==> inputs of exp/pepper <==
==> flow/design.v <==
`timescale 1ns / 1ps
module catTrap(Clk, Reset, Down_b, hCount, vCount, rgb, bright, Block_col, Block_row);
	input	Clk, Reset, Down_b;
	input [7:0] Block_col, Block_row;
	reg btn_flag;
	integer i, j;
	reg [6:0] state;
	input [9:0] hCount, vCount;
	reg [83:0] board_map;    
	output reg [11:0] rgb;
	input bright;
	reg [1:0] cat_flag;
	reg [2:0] block_col;
  reg [2:0] block_row;
	reg [2:0] cat_col;
	reg [2:0] cat_row;
	localparam
		START =    7'b1000000,
		PLAY =   7'b0100000,
		GAMEOVER =   7'b0010000,
		GAMEWIN =  7'b0001000,
	WHITE = 12'b1111_1111_1111;
	parameter GRAY = 12'b1010_1010_1010;
	parameter BLACK = 12'b0000_0000_0000;
	parameter RED = 12'b1111_0000_0000;
	parameter ORANGE = 12'b1111_1000_0000;
	parameter GREEN = 12'b0000_1111_0000;
	wire [11:0] color [0:3];
	wire inbound;
	wire box00, box01, box02, box03, box04, box05, box06;
	wire box10, box11, box12, box13, box14, box15, box16;
	wire box20, box21, box22, box23, box24, box25, box26;
	wire box30, box31, box32, box33, box34, box35, box36;
	wire box40, box41, box42, box43, box44, box45, box46;
	wire box50, box51, box52, box53, box54, box55, box56;
	assign color[0] = WHITE;
	assign color[1] = GRAY;
	assign color[2] = ORANGE;
	assign color[3] = BLACK;
	always@ (*)
	begin
    	if(~bright )	 
			rgb = BLACK;
		else if (inbound)
		begin
			if(box00)
				rgb = color[board_map[70 +: 2]];
			else if (box01)
				rgb = color[board_map[72 +: 2]];
			else if (box02)
				rgb = color[board_map[74 +: 2]];
			else if (box03)
				rgb = color[board_map[76 +: 2]];
			else if (box04)
				rgb = color[board_map[78 +: 2]];
			else if (box05)
				rgb = color[board_map[80 +: 2]];
			else if (box06)
				rgb = color[board_map[82 +: 2]];
			else if (box10)
				rgb = color[board_map[56 +: 2]];
			else if (box11)
				rgb = color[board_map[58 +: 2]];
			else if (box12)
				rgb = color[board_map[60 +: 2]];
			else if (box13)
				rgb = color[board_map[62 +: 2]];
			else if (box14)
				rgb = color[board_map[64 +: 2]];
			else if (box15)
				rgb = color[board_map[66 +: 2]];
			else if (box16)
				rgb = color[board_map[68 +: 2]];
			else if (box20)
				rgb = color[board_map[42 +: 2]];
			else if (box21)
				rgb = color[board_map[44 +: 2]];
			else if (box22)
				rgb = color[board_map[46 +: 2]];
			else if (box23)
				rgb = color[board_map[48 +: 2]];
			else if (box24)
				rgb = color[board_map[50 +: 2]];
			else if (box25)
				rgb = color[board_map[52 +: 2]];
			else if (box26)
				rgb = color[board_map[54 +: 2]];
			else if (box30)
				rgb = color[board_map[28 +: 2]];
			else if (box31)
				rgb = color[board_map[30 +: 2]];
			else if (box32)
				rgb = color[board_map[32 +: 2]];
			else if (box33)
				rgb = color[board_map[34 +: 2]];
			else if (box34)
				rgb = color[board_map[36 +: 2]];
			else if (box35)
				rgb = color[board_map[38 +: 2]];
			else if (box36)
				rgb = color[board_map[40 +: 2]];
			else if (box40)
				rgb = color[board_map[14 +: 2]];
			else if (box41)
				rgb = color[board_map[16 +: 2]];
			else if (box42)
				rgb = color[board_map[18 +: 2]];
			else if (box43)
				rgb = color[board_map[20 +: 2]];
			else if (box44)
				rgb = color[board_map[22 +: 2]];
			else if (box45)
				rgb = color[board_map[24 +: 2]];
			else if (box46)
				rgb = color[board_map[26 +: 2]];
			else if (box50)
				rgb = color[board_map[0 +: 2]];
			else if (box51)
				rgb = color[board_map[2 +: 2]];
			else if (box52)
				rgb = color[board_map[4 +: 2]];
			else if (box53)
				rgb = color[board_map[6 +: 2]];
			else if (box54)
				rgb = color[board_map[8 +: 2]];
			else if (box55)
				rgb = color[board_map[10 +: 2]];
			else if (box56)
				rgb = color[board_map[12 +: 2]];
			else
				rgb = 12'b0000_0111_1111;
		end
		else
		begin
			if (state == GAMEOVER)
				rgb = RED;
			else if (state == GAMEWIN)
				rgb = GREEN;
			else if (state == START)
			     rgb = ORANGE;
			else
				rgb = 12'b1010_1111_1111;
	     end
	end
	assign inbound = ((hCount >= 190)&&(hCount <= 550)&&(vCount >= 140)&&(vCount <= 450));
	assign box00 = ((hCount >= 200)&&(hCount <= 250)&&(vCount >= 150)&&(vCount <= 200));
	assign box01 = ((hCount >= 250)&&(hCount <= 300)&&(vCount >= 150)&&(vCount <= 200));
	assign box02 = ((hCount >= 300)&&(hCount <= 350)&&(vCount >= 150)&&(vCount <= 200));
	assign box03 = ((hCount >= 350)&&(hCount <= 400)&&(vCount >= 150)&&(vCount <= 200));
	assign box04 = ((hCount >= 400)&&(hCount <= 450)&&(vCount >= 150)&&(vCount <= 200));
	assign box05 = ((hCount >= 450)&&(hCount <= 500)&&(vCount >= 150)&&(vCount <= 200));
	assign box06 = ((hCount >= 500)&&(hCount <= 550)&&(vCount >= 150)&&(vCount <= 200));
	assign box10 = ((hCount >= 200)&&(hCount <= 250)&&(vCount >= 200)&&(vCount <= 250));
	assign box11 = ((hCount >= 250)&&(hCount <= 300)&&(vCount >= 200)&&(vCount <= 250));
	assign box12 = ((hCount >= 300)&&(hCount <= 350)&&(vCount >= 200)&&(vCount <= 250));
	assign box13 = ((hCount >= 350)&&(hCount <= 400)&&(vCount >= 200)&&(vCount <= 250));
	assign box14 = ((hCount >= 400)&&(hCount <= 450)&&(vCount >= 200)&&(vCount <= 250));
	assign box15 = ((hCount >= 450)&&(hCount <= 500)&&(vCount >= 200)&&(vCount <= 250));
	assign box16 = ((hCount >= 500)&&(hCount <= 550)&&(vCount >= 200)&&(vCount <= 250));
	assign box20 = ((hCount >= 200)&&(hCount <= 250)&&(vCount >= 250)&&(vCount <= 300));
	assign box21 = ((hCount >= 250)&&(hCount <= 300)&&(vCount >= 250)&&(vCount <= 300));
	assign box22 = ((hCount >= 300)&&(hCount <= 350)&&(vCount >= 250)&&(vCount <= 300));
	assign box23 = ((hCount >= 350)&&(hCount <= 400)&&(vCount >= 250)&&(vCount <= 300));
	assign box24 = ((hCount >= 400)&&(hCount <= 450)&&(vCount >= 250)&&(vCount <= 300));
	assign box25 = ((hCount >= 450)&&(hCount <= 500)&&(vCount >= 250)&&(vCount <= 300));
	assign box26 = ((hCount >= 500)&&(hCount <= 550)&&(vCount >= 250)&&(vCount <= 300));
	assign box30 = ((hCount >= 200)&&(hCount <= 250)&&(vCount >= 300)&&(vCount <= 350));
	assign box31 = ((hCount >= 250)&&(hCount <= 300)&&(vCount >= 300)&&(vCount <= 350));
	assign box32 = ((hCount >= 300)&&(hCount <= 350)&&(vCount >= 300)&&(vCount <= 350));
	assign box33 = ((hCount >= 350)&&(hCount <= 400)&&(vCount >= 300)&&(vCount <= 350));
	assign box34 = ((hCount >= 400)&&(hCount <= 450)&&(vCount >= 300)&&(vCount <= 350));
	assign box35 = ((hCount >= 450)&&(hCount <= 500)&&(vCount >= 300)&&(vCount <= 350));
	assign box36 = ((hCount >= 500)&&(hCount <= 550)&&(vCount >= 300)&&(vCount <= 350));
	assign box40 = ((hCount >= 200)&&(hCount <= 250)&&(vCount >= 350)&&(vCount <= 400));
	assign box41 = ((hCount >= 250)&&(hCount <= 300)&&(vCount >= 350)&&(vCount <= 400));
	assign box42 = ((hCount >= 300)&&(hCount <= 350)&&(vCount >= 350)&&(vCount <= 400));
	assign box43 = ((hCount >= 350)&&(hCount <= 400)&&(vCount >= 350)&&(vCount <= 400));
	assign box44 = ((hCount >= 400)&&(hCount <= 450)&&(vCount >= 350)&&(vCount <= 400));
	assign box45 = ((hCount >= 450)&&(hCount <= 500)&&(vCount >= 350)&&(vCount <= 400));
	assign box46 = ((hCount >= 500)&&(hCount <= 550)&&(vCount >= 350)&&(vCount <= 400));
	assign box50 = ((hCount >= 200)&&(hCount <= 250)&&(vCount >= 400)&&(vCount <= 450));
	assign box51 = ((hCount >= 250)&&(hCount <= 300)&&(vCount >= 400)&&(vCount <= 450));
	assign box52 = ((hCount >= 300)&&(hCount <= 350)&&(vCount >= 400)&&(vCount <= 450));
	assign box53 = ((hCount >= 350)&&(hCount <= 400)&&(vCount >= 400)&&(vCount <= 450));
	assign box54 = ((hCount >= 400)&&(hCount <= 450)&&(vCount >= 400)&&(vCount <= 450));
	assign box55 = ((hCount >= 450)&&(hCount <= 500)&&(vCount >= 400)&&(vCount <= 450));
	assign box56 = ((hCount >= 500)&&(hCount <= 550)&&(vCount >= 400)&&(vCount <= 450));
	reg [83:0] next_map;
	reg [6:0] next_state;
	reg [2:0] next_cat_col;
	reg [2:0] next_cat_row;
	always @ (*)
	begin
		next_state = state;
		next_cat_col = cat_col;
		next_cat_row = cat_row;
		block_row = 3'b000;
		block_col = 3'b000;
		cat_flag = 1;
		for (i = 0; i < 6; i = i + 1)
			for (j = 0; j < 7; j = j + 1)
				next_map[2*((i)*7+(j)) +: 2] = board_map[2*((i)*7+(j)) +: 2];
			case(state)
				START:
				begin
						if (Down_b)
							begin
								 next_state = PLAY;
							end
				end
				PLAY:
				begin
	        if (Down_b)
	            begin
	            case(Block_row)
	               8'b00000000: block_row = 3'b000;
	               8'b00000001: block_row = 3'b001;
	               8'b00000010: block_row = 3'b010;
	               8'b00000100: block_row = 3'b011;
	               8'b00001000: block_row = 3'b100;
	               8'b00010000: block_row = 3'b101;
	               8'b00100000: block_row = 3'b110;
	               8'b01000000: block_row = 3'b111;
	               default: block_row = 3'b000;
	              endcase
	              case(Block_col)
	               8'b00000000: block_col = 3'b000;
	               8'b00000001: block_col = 3'b001;
	               8'b00000010: block_col = 3'b010;
	               8'b00000100: block_col = 3'b011;
	               8'b00001000: block_col = 3'b100;
	               8'b00010000: block_col = 3'b101;
	               8'b00100000: block_col = 3'b110;
	               8'b01000000: block_col = 3'b111;
	               default: block_col = 3'b000;
	              endcase
                    if ((block_row <= 3'd5)&&(block_col <= 3'd6))
                      next_map[2*((block_row)*7+(block_col)) +: 2] = 3;
                    cat_flag = 1;
                    if ((next_map[2*((next_cat_row+1)*7+(next_cat_col)) +: 2] != 3)&&(cat_flag==1))
                      begin
                        next_map[2*((next_cat_row+1)*7+(next_cat_col)) +: 2] = 2;
                        next_map[2*((next_cat_row)*7+(next_cat_col)) +: 2] = 0;
                        next_cat_row = next_cat_row + 1;
                        cat_flag = 0;
                      end
                    else if ((next_map[2*((next_cat_row)*7+(next_cat_col+1)) +: 2] != 3)&&(cat_flag==1))
                      begin
                        next_map[2*((next_cat_row)*7+(next_cat_col+1)) +: 2] = 2;
                        next_map[2*((next_cat_row)*7+(next_cat_col)) +: 2] = 0;
                        next_cat_col = next_cat_col + 1;
                        cat_flag = 0;
                      end
                    else if ((next_map[2*((next_cat_row-1)*7+(next_cat_col)) +: 2] != 3)&&(cat_flag==1))
                      begin
                        next_map[2*((next_cat_row-1)*7+(next_cat_col)) +: 2] = 2;
                        next_map[2*((next_cat_row)*7+(next_cat_col)) +: 2] = 0;
                        next_cat_row = next_cat_row - 1;
                        cat_flag = 0;
                      end
                    else if ((next_map[2*((next_cat_row)*7+(next_cat_col-1)) +: 2] != 3)&&(cat_flag==1))
                      begin
                        next_map[2*((next_cat_row)*7+(next_cat_col-1)) +: 2] = 2;
                        next_map[2*((next_cat_row)*7+(next_cat_col)) +: 2] = 0;
                        next_cat_col = next_cat_col - 1;
                        cat_flag = 0;
                      end
                    else
                      next_state = GAMEWIN;
	            end
								 if ((next_cat_row > 4)||(next_cat_col > 5)||(next_cat_col < 1)||(next_cat_row < 1))
									 next_state = GAMEOVER;
	           end
				GAMEOVER:
				begin
	      end
				GAMEWIN:
				begin
	      end
				default: ;
		  endcase
	end
	always @ (posedge Clk, posedge Reset)
	begin
		if(Reset)
		begin
			state <= START;
			cat_col <= 3'd3;
			cat_row <= 3'd3;
			for (i = 0; i < 6; i = i + 1)
				for (j = 0; j < 7; j = j + 1)
					board_map[2*((i)*7+(j)) +: 2] <= ((i + j) % 2 == 1) ? 2'd1 : 2'd0;
			board_map[48 +: 2] <= 2;  
		end
		else
		begin
			state <= next_state;
			cat_col <= next_cat_col;
			cat_row <= next_cat_row;
			for (i = 0; i < 6; i = i + 1)
				for (j = 0; j < 7; j = j + 1)
					board_map[2*((i)*7+(j)) +: 2] <= next_map[2*((i)*7+(j)) +: 2];
	   end 
    end
endmodule
==> flow/run.sh <==
#!/bin/bash
# the make line also repeats each setting of config.mk as NAME=value (left out here)
make -C /OpenROAD-flow-scripts/flow DESIGN_CONFIG=/design/flow/config.mk WORK_HOME=/design/flow/orfs CLKGATE_MAP_FILE= finish
==> flow/config.mk <==
export PLATFORM = sky130hd
export DESIGN_NAME = catTrap
export DESIGN_NICKNAME = catTrap
export VERILOG_FILES = /design/flow/design.v
export SDC_FILE = /design/flow/constraint.sdc
export NUM_CORES = 4
export LEC_CHECK = 0
export CAP_MARGIN = 40
export CELL_PAD_IN_SITES_DETAIL_PLACEMENT = 0
export CORE_MARGIN = 2
export CORE_UTILIZATION = 40
export CTS_CLUSTER_DIAMETER = 67
export CTS_CLUSTER_SIZE = 37
export HOLD_SLACK_MARGIN = 0.07
export MIN_ROUTING_LAYER = met1
export PLACE_DENSITY_LB_ADDON = 0.04
export SETUP_SLACK_MARGIN = 1.95
export SLEW_MARGIN = 20
==> flow/constraint.sdc <==
create_clock -name core_clock -period 6.8 [get_ports {Clk}]
set_input_delay 1.3600 -clock core_clock [delete_from_list [all_inputs] [get_ports {Clk}]]
set_output_delay 1.3600 -clock core_clock [all_outputs]
set_load 0.01 [all_outputs]
==> exp/harbor: changes against exp/pepper <==
==> flow/config.mk (replaced) <==
export PLATFORM = sky130hd
export DESIGN_NAME = catTrap
export DESIGN_NICKNAME = catTrap
export VERILOG_FILES = /design/flow/design.v
export SDC_FILE = /design/flow/constraint.sdc
export NUM_CORES = 4
export LEC_CHECK = 0
export ABC_AREA = 1
export CAP_MARGIN = 20
export CORE_MARGIN = 2
export CORE_UTILIZATION = 72
export CTS_CLUSTER_SIZE = 72
export MAX_ROUTING_LAYER = met4
export PLACE_DENSITY_LB_ADDON = 0.01
export SETUP_SLACK_MARGIN = 0.71
export SLEW_MARGIN = 20
==> flow/constraint.sdc (replaced) <==
create_clock -name core_clock -period 5.18 [get_ports {Clk}]
set_input_delay 1.0360 -clock core_clock [delete_from_list [all_inputs] [get_ports {Clk}]]
set_output_delay 1.0360 -clock core_clock [all_outputs]
set_load 0.01 [all_outputs]
==> notes <==
exp/pepper finished but failed the layout checks on negative setup slack. exp/harbor died in clock tree synthesis (4_1_cts) on DPL-0038.
In exp/harbor the die area is smaller than in exp/pepper, by about 40%.
Of exp/pepper and exp/harbor, exp/harbor has the higher synthesized cell count (gap 22%, measured against exp/harbor).
Against exp/harbor, the synthesized area of exp/pepper is smaller by about 4.4%.
==> figures <==
metric	exp/pepper	exp/harbor
Vertical die size	207.8 microns	159.4 microns
Area enclosed by the die boundary	0.04317 sq mm	0.02539 sq mm
Placeable Area	0.04092 sq mm	0.02361 sq mm
Share of synthesized cell area in full adder, half adder and majority cells	7.323%	6.998%
Number of standard cells reported by yosys	2,524	3,252
Mux share	1.153%	0%
Area figure in the yosys stat output	0.01661 sq mm	0.01738 sq mm
Number of rows created at floorplan	74	56
Outcome	failed layout checks	stopped before the end
Stage where the flow stopped	-	clock tree synthesis (4_1_cts)
Violated checks	negative setup slack	-
Cell Area, Synth	0.01661 sq mm	0.01738 sq mm
Post-detail-place hpwl	81,620 microns	75,250 microns
Cell variety after synth	108	63
Cell taking the most area after synthesis	sky130_fd_sc_hd__dfrtp_1	sky130_fd_sc_hd__nand2_1
Area of placed instances	0.02093 sq mm	0.02277 sq mm
Post-Syn Instances	2,524	3,252
Post-synthesis sequential area ratio	14.37%	13.73%
DP Worst Slack	-1.685 ns	-3.890 ns
Post-synthesis simple-gate area fraction	28.70%	38.97%
Initial core utilization	40.58%	73.60%
Mapped Nets	2,651	3,379
Portion of synthesized cell area occupied by the leading cell type	10.09%	19.44%
Mean instance size in the synthesized netlist	6.580 sq um	5.344 sq um
